==> 12-06 <==
// system_top
module system_top (
    input  wire         clk, 
    input  wire         rst,
    input  wire         rx,
    output wire         tx,
    input  wire         miso,
    output wire         sclk,
    output wire         mosi,
    output wire         cs_n,
    output wire         nrst_pd,
    output wire [4:0]   pwm_servos,  
    input  wire [4:0]   input_ir,
	output wire [4:0] led_busy,
	output wire         led1, led2
);
    wire [31:0] UID;
    wire        card_OK;
    wire [4:0] disp_start;
    wire [3:0] s_count [0:4];   
    wire [4:0] busy_servo;
    wire dispensing_active = |busy_servo;
    assign led2     = dispensing_active;
	assign led_busy = busy_servo;
    rc522 rfid_inst (
        .clk            (clk),
        .rst            (rst),
        .miso           (miso),
        .sclk           (sclk),
        .mosi           (mosi),
        .cs_n           (cs_n),
        .nrst_pd        (nrst_pd),
        .UID            (UID),
        .card_OK        (card_OK)
    );
    wire [3:0] count_A, count_B, count_C, count_D, count_E;
    assign s_count[0] = count_A;
    assign s_count[1] = count_B;
    assign s_count[2] = count_C;
    assign s_count[3] = count_D;
  ...
clock: 2.68 ns
lec_check: 0
abc_area: 1
cap_margin: 15
core_aspect_ratio: 0.72
core_margin: 2
core_utilization: 70
setup_slack_margin: 0.19
slew_margin: 20
run.sh (not shown) runs the stock make flow with config.mk's settings and CLKGATE_MAP_FILE=.
==> inputs of 10-03, as changes to 12-06 <==
CAP_MARGIN = 5   (was 15)
CORE_ASPECT_RATIO = not set   (was 0.72)
CORE_UTILIZATION = 72   (was 70)
CTS_CLUSTER_SIZE = 72   (was not set)
HOLD_SLACK_MARGIN = -0.1   (was not set)
SETUP_SLACK_MARGIN = not set   (was 0.19)
==> flow/constraint.sdc (replaced) <==
create_clock -name core_clock -period 2.71 [get_ports {clk}]
set_input_delay 0.5420 -clock core_clock [delete_from_list [all_inputs] [get_ports {clk}]]
set_output_delay 0.5420 -clock core_clock [all_outputs]
set_load 0.01 [all_outputs]
==> inputs of 10-01, as changes to 12-06 <==
ABC_AREA = not set   (was 1)
CAP_MARGIN = 20   (was 15)
CORE_ASPECT_RATIO = not set   (was 0.72)
CORE_UTILIZATION = 40   (was 70)
SETUP_SLACK_MARGIN = not set   (was 0.19)
==> flow/constraint.sdc (replaced) <==
create_clock -name core_clock -period 3.2 [get_ports {clk}]
set_input_delay 0.6400 -clock core_clock [delete_from_list [all_inputs] [get_ports {clk}]]
set_output_delay 0.6400 -clock core_clock [all_outputs]
set_load 0.01 [all_outputs]
==> comparison <==
- 10-01 ran to the end with no violations. 12-06 ran to the end with violations: negative setup slack. 10-03 reached the layout checks and failed them: negative setup slack.
- Against 10-01, the synthesized cell count of 12-06 is larger by 21%.
- The lowest routed wire length belongs to 10-01, the highest to 12-06.
- In 10-01 the final cell count is lower than in 12-06, by about 8%.
- Fmax, lowest first: 10-01, 12-06, 10-03.
- Sequential share of layout area: 10-01 > 10-03 > 12-06.
- The highest cell area belongs to 12-06, the lowest to 10-01.
- Register-to-register slack, lowest first: 12-06, 10-03, 10-01.
- Global-route usage, highest first: 12-06, 10-03, 10-01.
==> figures <==
metric	12-06	10-01	10-03
Outcome	finished with violations	no timing/DRC/antenna violations	finished with violations
Reasons for failing layout checks	negative setup slack	-	negative setup slack
Multi-input gate share of the layout cell area	0.353	0.365	0.347
WL final	116000 um	92600 um	100000 um
Simple logic cell fraction of the synthesized area	0.180	0.159	0.180
Final-stage net count	5376	4319	5252
Number of clock buffers inserted by TritonCTS	89	103	96
Met1 WL	49700 um	44000 um	42800 um
Critical path capture point	comm_inst.handler.rx_buf[11][0]	comm_inst.handler.tx_buf[8][0]	comm_inst.handler.rx_buf[13][6]
Cell count after placement	5801	5443	5723
DP HPWL	68900 um	61800 um	64900 um
Part of the total power dissipated in combinational logic	0.054	0.033	0.046
Post-CTS Setup Bufs	88	0	7
Start of the worst register-to-register path	comm_inst.rx_fifo.dout[3]	comm_inst.rx_fifo.dout[2]	comm_inst.rx_fifo.dout[6]
Worst path depth	14	10	15
Multi-input comb cells	3092	2694	3092
Fraction of the core area occupied by cells at floorplan	0.706	0.402	0.723

* * *

==> run a: inputs <==
Starting RTL as in the previous note.
Settings: LEC_CHECK=0, ABC_AREA=1, CAP_MARGIN=20, CELL_PAD_IN_SITES_DETAIL_PLACEMENT=0, CORE_MARGIN=2, CORE_UTILIZATION=72, CTS_CLUSTER_DIAMETER=284, CTS_CLUSTER_SIZE=15, HOLD_SLACK_MARGIN=0.25, MAX_ROUTING_LAYER=met4, PLACE_DENSITY_LB_ADDON=0.01, SETUP_SLACK_MARGIN=-0.05, SLEW_MARGIN=20; clock period 2.67 ns.
==> run b (differences from run a) <==
Settings changed: ABC_AREA 1 to default, CELL_PAD_IN_SITES_DETAIL_PLACEMENT 0 to default, CORE_UTILIZATION 72 to 63, CTS_CLUSTER_DIAMETER 284 to default, CTS_CLUSTER_SIZE 15 to 42, HOLD_SLACK_MARGIN 0.25 to default, MAX_ROUTING_LAYER met4 to default, PLACE_DENSITY_LB_ADDON 0.01 to default, SETUP_SLACK_MARGIN -0.05 to default.
==> flow/constraint.sdc (replaced) <==
create_clock -name core_clock -period 2.04 [get_ports {clk}]
set_input_delay 0.4080 -clock core_clock [delete_from_list [all_inputs] [get_ports {clk}]]
set_output_delay 0.4080 -clock core_clock [all_outputs]
set_load 0.01 [all_outputs]
==> results <==
Between run a and run b, the lower global-route usage is in run b (gap 0.78 points).
Against run a, the sequential share of layout area of run b is lower by 4.2 points.
Maximum frequency: run b is lower than run a (11%).
Against run a, the setup slack of run b is worse by 0.98 ns.
Between run a and run b, the lower wire length is in run a (gap about 10%, measured against run b).
Against run b, the core utilization of run a is higher by 1.8 points.
Against run b, the non-clock buffer count of run a is lower by 417.
In run b the via count is smaller than in run a, by about 4%.
In run a the final area is lower than in run b, by about 9%.
Run b ran to the end with violations: setup timing. Run a completed and failed the layout checks on setup timing.
Between run a and run b, the lower clock power is in run a (gap 44%, measured against run b).

* * *

==> run R <==
Starting RTL as in the previous note.
Settings: LEC_CHECK=0, ABC_AREA=1, CAP_MARGIN=20, CORE_MARGIN=2, CORE_UTILIZATION=72, CTS_CLUSTER_DIAMETER=295, CTS_CLUSTER_SIZE=10, HOLD_SLACK_MARGIN=0.29, PLACE_DENSITY_LB_ADDON=0.01, SETUP_SLACK_MARGIN=0.49, SLEW_MARGIN=20, TNS_END_PERCENT=10; clock period 2.68 ns.
==> run E (differences from run R) <==
CAP_MARGIN = 5   (was 20)
CTS_CLUSTER_DIAMETER = 29   (was 295)
CTS_CLUSTER_SIZE = not set   (was 10)
HOLD_SLACK_MARGIN = not set   (was 0.29)
PLACE_DENSITY_LB_ADDON = not set   (was 0.01)
SETUP_SLACK_MARGIN = 0.21   (was 0.49)
TNS_END_PERCENT = not set   (was 10)
==> flow/constraint.sdc (replaced) <==
create_clock -name core_clock -period 2.71 [get_ports {clk}]
set_input_delay 0.5420 -clock core_clock [delete_from_list [all_inputs] [get_ports {clk}]]
set_output_delay 0.5420 -clock core_clock [all_outputs]
set_load 0.01 [all_outputs]
==> results <==
- Run R completed, yet does not pass: setup timing. Run E produced a layout that fails on setup timing.
- In synthesized cell count, run R and run E do not differ.
- In run E the sequential share of layout area is lower than in run R, by 1.5 points.
- In run R the combinational power is larger than in run E, by about 2%.
- Design area: run R is smaller than run E (about 3%).
- In run R the clock skew is lower than in run E, by 0.0027 ns.
- In run E the critical path depth is lower than in run R, by 1.
- Flip-flop count is the same in run E and run R.

* * *

==> inputs of v19 <==
Starting RTL as in the previous note.
export LEC_CHECK = 0
export CAP_MARGIN = 10
export CELL_PAD_IN_SITES_DETAIL_PLACEMENT = 0
export CELL_PAD_IN_SITES_GLOBAL_PLACEMENT = 3
export CORE_MARGIN = 10
export CORE_UTILIZATION = 65
export CTS_CLUSTER_DIAMETER = 284
export CTS_CLUSTER_SIZE = 44
export GPL_ROUTABILITY_DRIVEN = 0
export GPL_TIMING_DRIVEN = 1
export MAX_ROUTING_LAYER = met4
export MIN_ROUTING_LAYER = met2
export PLACE_DENSITY_LB_ADDON = 0.09
export SLEW_MARGIN = 20
create_clock -name core_clock -period 3.52 [get_ports {clk}]
==> inputs of v14, as changes to v19 <==
==> flow/config.mk (replaced) <==
export PLATFORM = sky130hd
export DESIGN_NAME = system_top
export DESIGN_NICKNAME = system_top
export VERILOG_FILES = /design/flow/design.v
export SDC_FILE = /design/flow/constraint.sdc
export NUM_CORES = 4
export LEC_CHECK = 0
export ABC_AREA = 0
export CAP_MARGIN = 5
export CORE_MARGIN = 2
export CORE_UTILIZATION = 70
export PLACE_DENSITY_LB_ADDON = 0.01
export SETUP_SLACK_MARGIN = 0.78
export SLEW_MARGIN = 20
==> flow/constraint.sdc (replaced) <==
create_clock -name core_clock -period 2.71 [get_ports {clk}]
set_input_delay 0.5420 -clock core_clock [delete_from_list [all_inputs] [get_ports {clk}]]
set_output_delay 0.5420 -clock core_clock [all_outputs]
set_load 0.01 [all_outputs]
==> load_flow_metrics.sql <==
-- load yosys + openroad results
INSERT INTO impl_metrics (metric_group, metric, value, unit) VALUES
('run_status', 'run_status', 'stopped before the end', ''),
('run_status', 'flow.stopped_at', 'global placement without I/O (3_1_place_gp_skip_io)', ''),
('run_status', 'stop_error', '[ERROR FLW-0024] Place density exceeds 1.0 (current PLACE_DENSITY_LB_ADDON =  0.09). Please check if the value of  PLACE_DENSITY_LB_ADDON is between 0 and 0.99.', ''),
('die', 'fp.coreArea', '0.06692', 'mm²'),
('yosys', 'xor_area_frac', '0.04307', ''),
('yosys', 'multiplexer_area_fraction_after_synthesis', '0.06322', ''),
('die', 'die.size.x', '279.4', 'µm'),
('die', 'initial_utilization', '0.6533', ''),
('yosys', 'top_cells_by_count', 'sky130_fd_sc_hd__dfxtp_1 (506), sky130_fd_sc_hd__edfxtp_1 (474), sky130_fd_sc_hd__nor2_1 (469)', ''),
('die', 'die_height', '279.4', 'µm'),
('yosys', 'adder_share', '0.04928', ''),
('die', 'chipArea', '0.07804', 'mm²'),
('die', 'rows', '95', ''),
('yosys', 'topCellsByArea', 'sky130_fd_sc_hd__edfxtp_1 (33%), sky130_fd_sc_hd__dfxtp_1 (23%), sky130_fd_sc_hd__ha_1 (4.6%)', ''),
('yosys', 'synth_cell_area', '0.04372', 'mm²'),
('yosys', 'yosys.cell_count.top_type', 'sky130_fd_sc_hd__dfxtp_1', ''),
('yosys', 'synth_flops', '980', '');
[end of results for v19]
==> load_flow_metrics.sql <==
-- physical implementation figures
INSERT INTO impl_metrics (metric_group, metric, value, unit) VALUES
('yosys', 'topCellsByArea', 'sky130_fd_sc_hd__edfxtp_1 (33%), sky130_fd_sc_hd__dfxtp_1 (23%), sky130_fd_sc_hd__ha_1 (4.6%)', ''),
('die', 'die_height', '253.9', 'µm'),
('die', 'chipArea', '0.06448', 'mm²'),
('yosys', 'multiplexer_area_fraction_after_synthesis', '0.06322', ''),
('sta', 'final.setup.worst_slack', '-561.5', 'ps'),
('run_status', 'run_status', 'complete, but fails checks', ''),
('die', 'initial_utilization', '0.7085', ''),
('run_status', 'fail_reasons', 'negative setup slack', ''),
('sta', 'finalSetupViolCount', '259', ''),
('die', 'fp.coreArea', '0.06171', 'mm²'),
('yosys', 'xor_area_frac', '0.04307', '');
[end of results for v14]

* * *

==> 11-13: inputs <==
Starting RTL as in the previous note.
Settings: LEC_CHECK=0, ABC_AREA=1, CAP_MARGIN=5, CORE_MARGIN=2, CORE_UTILIZATION=70, SETUP_SLACK_MARGIN=0.21, SLEW_MARGIN=20; clock period 2.71 ns.
==> 02-10 (differences from 11-13) <==
Settings changed: ABC_AREA 1 to unset, CAP_MARGIN 5 to 20, CELL_PAD_IN_SITES_GLOBAL_PLACEMENT set to 1, CORE_UTILIZATION 70 to 40, CTS_CLUSTER_SIZE set to 25, SETUP_SLACK_MARGIN 0.21 to unset.
==> flow/constraint.sdc (replaced) <==
create_clock -name core_clock -period 8.0 [get_ports {clk}]
set_input_delay 1.6000 -clock core_clock [delete_from_list [all_inputs] [get_ports {clk}]]
set_output_delay 1.6000 -clock core_clock [all_outputs]
set_load 0.01 [all_outputs]
==> results.sh <==
# yosys + openroad results
export IMPL_status="finished with violations"
export IMPL_post_route_period_util_pct=105
export IMPL_adder_share_pct=4.85
export IMPL_postCtsResizedCells=131
export IMPL_grtUsageMet2_pct=52.0
export IMPL_final_seq_area_um2=24400
export IMPL_check_failures="negative setup slack"
export IMPL_final_report_setup_violation_count=177
export IMPL_finalWorstSetupSlack_ns=-0.144
export IMPL_critical_path_top_delay_family="simple AND/OR/NAND/NOR gates"
export IMPL_area_leaders="sky130_fd_sc_hd__edfxtp_1 (32%), sky130_fd_sc_hd__dfxtp_1 (23%), sky130_fd_sc_hd__nor2_1 (5.6%)"
The numbers above come from 11-13.

==> results.sh <==
# yosys + openroad results
export IMPL_status="complete, no violations"
export IMPL_worst_slack_placed_ns=3.13
export IMPL_dominantRegCellSynth="sky130_fd_sc_hd__dfxtp_1"
export IMPL_drt_initial_drc_count=1613
export IMPL_most_common_cell="sky130_fd_sc_hd__dfxtp_1"
export IMPL_min_to="rfid_inst.spi_module.miso_sync[1]$_DFF_P_"
export IMPL_area_leaders="sky130_fd_sc_hd__edfxtp_1 (33%), sky130_fd_sc_hd__dfxtp_1 (23%), sky130_fd_sc_hd__ha_1 (4.6%)"
export IMPL_yosysTopAreaCell="sky130_fd_sc_hd__edfxtp_1"
export IMPL_route_vias_total=28800
export IMPL_worst_slew_pin_transition_ns=1.07
export IMPL_wl_met1_um=46500
export IMPL_grtUsageMet2_pct=27.2
export IMPL_maxCapViolations=0
export IMPL_critical_path_top_delay_family="AND-OR/OR-AND gates"
export IMPL_post_route_period_util_pct=61.7
export IMPL_final_report_setup_violation_count=0
export IMPL_final_seq_area_um2=24400
The numbers above come from 02-10.


* * *

==> job 6310: inputs <==
system_top again, from the RTL that the note above started with.
export LEC_CHECK = 0
export CAP_MARGIN = 10
export CELL_PAD_IN_SITES_DETAIL_PLACEMENT = 0
export CELL_PAD_IN_SITES_GLOBAL_PLACEMENT = 3
export CORE_MARGIN = 10
export CORE_UTILIZATION = 65
export CTS_CLUSTER_DIAMETER = 284
export CTS_CLUSTER_SIZE = 44
export GPL_ROUTABILITY_DRIVEN = 1
export GPL_TIMING_DRIVEN = 0
export MAX_ROUTING_LAYER = met4
export MIN_ROUTING_LAYER = met2
export PLACE_DENSITY_LB_ADDON = 0.09
export SLEW_MARGIN = 20
create_clock -name core_clock -period 3.52 [get_ports {clk}]
==> inputs of job 7668, as changes to job 6310 <==
==> flow/config.mk (replaced) <==
export PLATFORM = sky130hd
export DESIGN_NAME = system_top
export DESIGN_NICKNAME = system_top
export VERILOG_FILES = /design/flow/design.v
export SDC_FILE = /design/flow/constraint.sdc
export NUM_CORES = 4
export LEC_CHECK = 0
export CAP_MARGIN = 20
export CORE_MARGIN = 2
export CORE_UTILIZATION = 70
export SLEW_MARGIN = 20
==> flow/constraint.sdc (replaced) <==
create_clock -name core_clock -period 2.71 [get_ports {clk}]
set_input_delay 0.5420 -clock core_clock [delete_from_list [all_inputs] [get_ports {clk}]]
set_output_delay 0.5420 -clock core_clock [all_outputs]
set_load 0.01 [all_outputs]
==> comparison table <==
Run status: job 6310 aborted with a tool error; job 7668 failed layout checks
Failing step: job 6310 global placement without I/O; job 7668 -
Violated checks: job 6310 -; job 7668 negative setup slack
Area inside the core boundary: job 6310 0.0669 mm²; job 7668 0.0617 mm²
Number of synthesized flops with an enable pin: job 6310 474; job 7668 474
Synth top area share: job 6310 0.326; job 7668 0.326
Yosys synthesis warning count: job 6310 155; job 7668 155
AND/OR/NAND/NOR Cells, Area Fraction: job 6310 0.159; job 7668 0.159
Combined area of all synthesized cells: job 6310 0.0437 mm²; job 7668 0.0437 mm²
Post-synthesis instance total: job 6310 3981; job 7668 3981
Share of synthesized cell area in and-or and or-and compound cells: job 6310 0.0981; job 7668 0.0981
Synthesized registers: job 6310 980; job 7668 980
Seq/Total Area, Yosys: job 6310 0.557; job 7668 0.557
Netlist cell types: job 6310 90; job 7668 90
Async SR Flop Fraction: job 6310 0; job 7668 0
Share of the core filled by cells before placement: job 6310 0.653; job 7668 0.708
Main flop type: job 6310 sky130_fd_sc_hd__dfxtp_1; job 7668 sky130_fd_sc_hd__dfxtp_1
Chip area: job 6310 0.0780 mm²; job 7668 0.0645 mm²
Number of cell instances after yosys synthesis: job 6310 3981; job 7668 3981
Horizontal die dimension: job 6310 279 µm; job 7668 254 µm
Mux area share: job 6310 0.0632; job 7668 0.0632
Cell type with the largest total area: job 6310 sky130_fd_sc_hd__edfxtp_1; job 7668 sky130_fd_sc_hd__edfxtp_1
Most frequent cell after synthesis: job 6310 sky130_fd_sc_hd__dfxtp_1; job 7668 sky130_fd_sc_hd__dfxtp_1
Core Rows: job 6310 95; job 7668 91
Die Y: job 6310 279 µm; job 7668 254 µm
Area reported by Yosys stat: job 6310 0.0437 mm²; job 7668 0.0437 mm²
No activity file was given, so power comes from the tool's default toggle rates.
